==> onyx <==
## ALU
module ALU (
    input Clk,
    input Reset,
    input [7:0] operand_A, operand_B,
    input [3:0] Sel,
    output [7:0] Out,
    output [3:0] Flag);
make LEC_CHECK=0 ABC_AREA=1 CAP_MARGIN=20 CORE_MARGIN=2 CORE_UTILIZATION=70 CTS_CLUSTER_DIAMETER=40 CTS_CLUSTER_SIZE=72 SLEW_MARGIN=20 finish   # period 8.56 ns
run.sh (not shown) runs the stock make flow with config.mk's settings and CLKGATE_MAP_FILE=.
==> inputs of lagoon, as changes to onyx <==
Settings changed: ABC_AREA 1 to default, CORE_MARGIN 2 to 10, CORE_UTILIZATION 70 to 40, CTS_CLUSTER_DIAMETER 40 to default, CTS_CLUSTER_SIZE 72 to default, SETUP_SLACK_MARGIN from default to -1.22, TNS_END_PERCENT from default to 25.
==> flow/constraint.sdc (replaced) <==
create_clock -name core_clock -period 13.5 [get_ports {Clk}]
set_input_delay 2.7000 -clock core_clock [delete_from_list [all_inputs] [get_ports {Clk}]]
set_output_delay 2.7000 -clock core_clock [all_outputs]
set_load 0.01 [all_outputs]
==> metrics.log <==
[metrics] run summary
INFO  metric seq_area_frac_synth = 4.56%
INFO  metric syn-mean-instance-area = 7.47 um^2
INFO  metric mappedNetlistNets = 1041
INFO  metric timing.final.setup_violations = 2
INFO  metric dpl_cell_area = 7470 um^2
INFO  metric fin_ws = -0.273 ns
INFO  metric violatedChecks = setup timing
INFO  metric placeableCoreArea = 16000 um^2
INFO  metric outcome = finished with violations
INFO  metric place_worst_setup_slack = -0.515 ns
[end of results for lagoon]
==> metrics.log <==
[flow] collecting metrics
INFO  metric flow.first_error = [ERROR GRT-0232] Routing congestion too high. Check the congestion heatmap in the GUI.
INFO  metric place_worst_setup_slack = -2.52 ns
INFO  metric syn-mean-instance-area = 6.07 um^2
INFO  metric mappedNetlistNets = 1338
INFO  metric dpl_cell_area = 8330 um^2
INFO  metric outcome = stopped before the end
INFO  metric seq_area_frac_synth = 4.20%
INFO  metric outcome.stop_stage = 5_1_grt
[end of results for onyx]


==> inputs of run P <==
==> flow/design.v <==
module ALU (
    input Clk,
    input Reset,
    input [7:0] operand_A, operand_B,
    input [3:0] Sel,
    output [7:0] Out,
    output [3:0] Flag);
    reg [7:0] Result;
    reg [3:0] FlagCpy;
    reg [7:0] nResult;
    reg [3:0] nFlag;
    reg [8:0] extendResult;
    reg [15:0] extendResult1;
    assign Out = Result;
    assign Flag = FlagCpy;
    always @(*)
    begin
        nResult = Result;
        nFlag = FlagCpy;
        extendResult = 9'd0;
        extendResult1 = 16'd0;
        case(Sel)
            4'h0:
                begin
                    extendResult = operand_A + operand_B;
                    if(extendResult >> 8 == 1)
                        nFlag = nFlag | 4'b0010;
                    else
                        nResult = extendResult[7:0];
                end
            4'h1:
                begin
                    if(operand_A < operand_B)
                        nFlag = nFlag | 4'b1000;
                    else
                        nResult = operand_A - operand_B;
                end
            4'h2:
                begin
                    extendResult1 = operand_A * operand_B;
                    if(extendResult1 >> 8 != 0)
                        nFlag = nFlag | 4'b0100;
                    else
                        nResult = operand_A * operand_B;
                    if(nResult == 0)
                        nFlag = nFlag | 4'b0001;
                end
            4'h3:
                begin
                    if(operand_A < operand_B)
                        nFlag = nFlag | 4'b1000;
                    else if(operand_B == 0)
                        nResult = 8'hFF;
                    else
                        nResult = operand_A / operand_B;
                    if(nResult == 0)
                        nFlag = nFlag | 4'b0001;
                end
            4'h4:
                begin
                extendResult1 = operand_A << operand_B;
                if(operand_B > 8 || (operand_A==1&&operand_B==8))
                    nFlag = nFlag | 4'b0010;
                else
                    begin
                    extendResult1 = operand_A << operand_B;
                    if(extendResult1 << 8 != 0)
                        nFlag = nFlag | 4'b0010;
                    else
                        nResult = operand_A << operand_B;
                    end
                if(nResult == 0)
                    nFlag = nFlag | 4'b0001;
                end
            4'h5:
                begin
                nResult = operand_A >> operand_B;
                if(nResult == 0)
                    nFlag = nFlag | 4'b0001;
                if(operand_B > 8 || (operand_B == 8 && operand_A==1) || (operand_B==7&&(operand_A == 2 || operand_A==3)) || operand_B==6&&(operand_A<=7&&operand_A>=4) || operand_B==5&&(operand_A<=15&&operand_A>=8) || operand_B==4&&(operand_A<=31&&operand_A>=16))
                    nFlag = nFlag | 4'b1000;
                end
            4'h6:
                begin
                nResult = operand_A & operand_B;
                if(nResult == 0)
                    nFlag = nFlag | 1;
                end
            4'h7:
                begin
                nResult = operand_A | operand_B;
                if(nResult == 0)
                    nFlag = nFlag | 1;
                end
            4'h8:
                begin
                nResult = operand_A ^ operand_B;
                if(nResult == 0)
                    nFlag = nFlag | 1;
                end
            4'h9:
                begin
                nResult = ~(operand_A ^ operand_B);
                if(nResult == 0)
                    nFlag = nFlag | 1;
                end
            4'hA:
                begin
                nResult = ~(operand_A & operand_B);
                if(nResult == 0)
                    nFlag = nFlag | 1;
                end
            4'hB:
                begin
                nResult = ~(operand_A | operand_B);
                if(nResult == 0)
                    nFlag = nFlag | 1;
                end
            default:
                nResult = 8'h00;
        endcase
    end
    always @(posedge Clk, posedge Reset)
    begin
        if(Reset) begin
            Result <= 8'h00;
            FlagCpy <= 4'b0000;
        end else begin
            Result <= nResult;
            FlagCpy <= nFlag;
        end
    end
endmodule
==> flow/run.sh <==
#!/bin/bash
# the make line also repeats each setting of config.mk as NAME=value (left out here)
make -C /OpenROAD-flow-scripts/flow DESIGN_CONFIG=/design/flow/config.mk WORK_HOME=/design/flow/orfs CLKGATE_MAP_FILE= finish
==> flow/config.mk <==
export PLATFORM = sky130hd
export DESIGN_NAME = ALU
export DESIGN_NICKNAME = ALU
export VERILOG_FILES = /design/flow/design.v
export SDC_FILE = /design/flow/constraint.sdc
export NUM_CORES = 4
export LEC_CHECK = 0
export CAP_MARGIN = 20
export CELL_PAD_IN_SITES_DETAIL_PLACEMENT = 1
export CELL_PAD_IN_SITES_GLOBAL_PLACEMENT = 2
export CORE_MARGIN = 2
export CORE_UTILIZATION = 40
export GPL_ROUTABILITY_DRIVEN = 0
export MIN_ROUTING_LAYER = met2
export PLACE_DENSITY = 0.43
export SLEW_MARGIN = 20
export TNS_END_PERCENT = 10
==> flow/constraint.sdc <==
create_clock -name core_clock -period 15.4 [get_ports {Clk}]
set_input_delay 3.0800 -clock core_clock [delete_from_list [all_inputs] [get_ports {Clk}]]
set_output_delay 3.0800 -clock core_clock [all_outputs]
set_load 0.01 [all_outputs]
==> run H: changes against run P <==
- CAP_MARGIN: 20 -> 10
- CELL_PAD_IN_SITES_DETAIL_PLACEMENT: 1 -> default
- CELL_PAD_IN_SITES_GLOBAL_PLACEMENT: 2 -> 0
- CORE_UTILIZATION: 40 -> 42
- GPL_ROUTABILITY_DRIVEN: 0 -> default
- PLACE_DENSITY: 0.43 -> 0.56
- SETUP_SLACK_MARGIN: default -> -0.73
- SLEW_MARGIN: 20 -> 40
- TNS_END_PERCENT: 10 -> default
==> flow/constraint.sdc (replaced) <==
create_clock -name core_clock -period 13.5 [get_ports {Clk}]
set_input_delay 2.7000 -clock core_clock [delete_from_list [all_inputs] [get_ports {Clk}]]
set_output_delay 2.7000 -clock core_clock [all_outputs]
set_load 0.01 [all_outputs]
==> comparison <==
Run H produced a layout that fails on design-rule violations, negative setup slack. Run P completed with no timing, DRC or antenna violations.
Synthesized cell count is the same in run P and run H.
Between run H and run P, the lower setup slack is in run H (gap 0.96 ns).
Against run P, the utilization of run H is higher by 4.3 points.
Between run P and run H, the lower non-clock buffer count is in run P (gap 44).
Between run H and run P, the lower total power is in run P (gap 18%, measured against run P).
Between run H and run P, the lower first-iteration DRC count is in run H (gap 0.31%, measured against run P).


==> 10-28 <==
RTL: the design.v shown in full above, as it stands there.
make LEC_CHECK=0 CAP_MARGIN=20 CORE_ASPECT_RATIO=0.5 CORE_MARGIN=2 CORE_UTILIZATION=40 SLEW_MARGIN=20 TNS_END_PERCENT=40 finish   # period 13.5 ns
==> 02-11 (differences from 10-28) <==
Settings changed: CORE_ASPECT_RATIO 0.5 to unset, CORE_MARGIN 2 to 10, CORE_UTILIZATION 40 to 31, TNS_END_PERCENT 40 to 15.
==> results.json <==
{
  "routedLengthMet1_um": 10500,
  "drt-initial-drc-count": 702,
  "stdcell_area_um2": 7757,
  "die_area_um2": 17570,
  "status": "finished clean",
  "comb_area_share_pct": 76.02,
  "cp.depth": 52,
  "finalPower_uw": 664.0,
  "num-fill-cells": 1629,
  "placed_area_um2": 7452,
  "powerComb_uw": 557,
  "vias": 7073
}
# the run above: 10-28

==> results.json <==
{
  "status": "finished clean",
  "placed_area_um2": 7580,
  "drt-initial-drc-count": 813,
  "vias": 7020,
  "finalPower_uw": 656.5,
  "cp_top_family": "AND-OR/OR-AND gates",
  "stdcell_area_um2": 7881,
  "cp.depth": 51,
  "hold_depth": 1,
  "routedLengthMet1_um": 10480,
  "finalSetupTns_ns": 0,
  "num-fill-cells": 2242,
  "ff2ff_setup_slack_ns": 11.91,
  "powerComb_uw": 550,
  "die_area_um2": 27470,
  "comb_area_share_pct": 75.08
}
# the run above: 02-11



==> garnet: inputs <==
RTL: the design.v shown in full above, as it stands there.
clock: 11.8 ns
lec_check: 0
cap_margin: 10
core_margin: 2
core_utilization: 70
cts_cluster_diameter: 40
cts_cluster_size: 32
gpl_timing_driven: 1
hold_slack_margin: -0.1
max_routing_layer: met5
place_density: 0.65
setup_slack_margin: -0.9
slew_margin: 20
tns_end_percent: 80
==> indigo: changes against garnet <==
--- a/flow/config.mk
+++ b/flow/config.mk
@@ -9,5 +9,4 @@
 export CORE_MARGIN = 2
-export CORE_UTILIZATION = 70
-export CTS_CLUSTER_DIAMETER = 40
-export CTS_CLUSTER_SIZE = 32
+export CORE_UTILIZATION = 72
+export CTS_CLUSTER_DIAMETER = 29
 export GPL_TIMING_DRIVEN = 1
@@ -15,4 +14,4 @@
 export MAX_ROUTING_LAYER = met5
-export PLACE_DENSITY = 0.65
-export SETUP_SLACK_MARGIN = -0.9
+export PLACE_DENSITY = 0.64
+export SETUP_SLACK_MARGIN = 3.39
 export SLEW_MARGIN = 20
==> flow/constraint.sdc (replaced) <==
create_clock -name core_clock -period 11.7 [get_ports {Clk}]
set_input_delay 2.3400 -clock core_clock [delete_from_list [all_inputs] [get_ports {Clk}]]
set_output_delay 2.3400 -clock core_clock [all_outputs]
set_load 0.01 [all_outputs]
==> juniper: changes against garnet <==
==> flow/config.mk (replaced) <==
export PLATFORM = sky130hd
export DESIGN_NAME = ALU
export DESIGN_NICKNAME = ALU
export VERILOG_FILES = /design/flow/design.v
export SDC_FILE = /design/flow/constraint.sdc
export NUM_CORES = 4
export LEC_CHECK = 0
export CAP_MARGIN = 20
export CORE_MARGIN = 2
export CORE_UTILIZATION = 40
export SETUP_SLACK_MARGIN = -0.84
export SLEW_MARGIN = 20
==> flow/constraint.sdc (replaced) <==
create_clock -name core_clock -period 13.0 [get_ports {Clk}]
set_input_delay 2.6000 -clock core_clock [delete_from_list [all_inputs] [get_ports {Clk}]]
set_output_delay 2.6000 -clock core_clock [all_outputs]
set_load 0.01 [all_outputs]
==> job_summary.md <==
### Flow metrics

| Metric | Value |
|---|---|
| Error | `[ERROR GRT-0232] Routing congestion too high. Check the congestion heatmap in the GUI.` |
| Met3 Resource Use GR | `between 70% and 80%` |
| Core Rows | `34` |
| Die H | `approximately 100 um` |
| DIE AREA | `slightly below 10,000 um^2` |
| Total gr overflow | `between 200 and 300` |
| Core ar. | `between 8000 and 9000 um^2` |
| Failed at | `5_1_grt` |
| Met2 usage in global routing | `105.1%` |
| Status | `did not finish` |
| Post-DP HPWL | `18,850 um` |
| Core Density at Floorplan | `between 70% and 80%` |
| Pre-CTS setup slack | `-1367 ps` |
the above is filed under indigo

==> job_summary.md <==
## PnR job results

| Metric | Value |
|---|---|
| Status | `complete, but fails checks` |
| Final WS setup | `-88.24 ps` |
| Pre-CTS setup slack | `-540.3 ps` |
| DIE AREA | `roughly 18,000 um^2` |
| Met3 Resource Use GR | `2.422%` |
| Setup violators final | `1` |
| Post-DP HPWL | `roughly 17,000 um` |
| Die H | `approximately 130 um` |
| Core Rows | `46` |
| Total gr overflow | `0` |
| Failed Checks | `setup timing` |
| Core ar. | `between 15,000 and 20,000 um^2` |
| Core Density at Floorplan | `about two fifths` |
the above is filed under juniper

==> job_summary.md <==
## PnR job results

| Metric | Value |
|---|---|
| Post-DP HPWL | `roughly 19,000 um` |
| Final WS setup | `-1585 ps` |
| R2r worst-path depth | `5` |
| Total gr overflow | `0` |
| Status | `complete, but fails checks` |
| Met2 usage in global routing | `between 70% and 80%` |
| DIE AREA | `10,200 um^2` |
| Setup violators final | `3` |
| Met3 Resource Use GR | `between 9 and 10%` |
| CP max FO | `9` |
| Core ar. | `between 9000 and 10,000 um^2` |
| Post-synth ARST share | `around 100%` |
| Die H | `101.0 um` |
| Core Density at Floorplan | `between 70% and 80%` |
| Core Rows | `35` |
| Failed Checks | `setup timing` |
the above is filed under garnet

Power figures rest on the tool's default switching activity, not on a simulated workload.
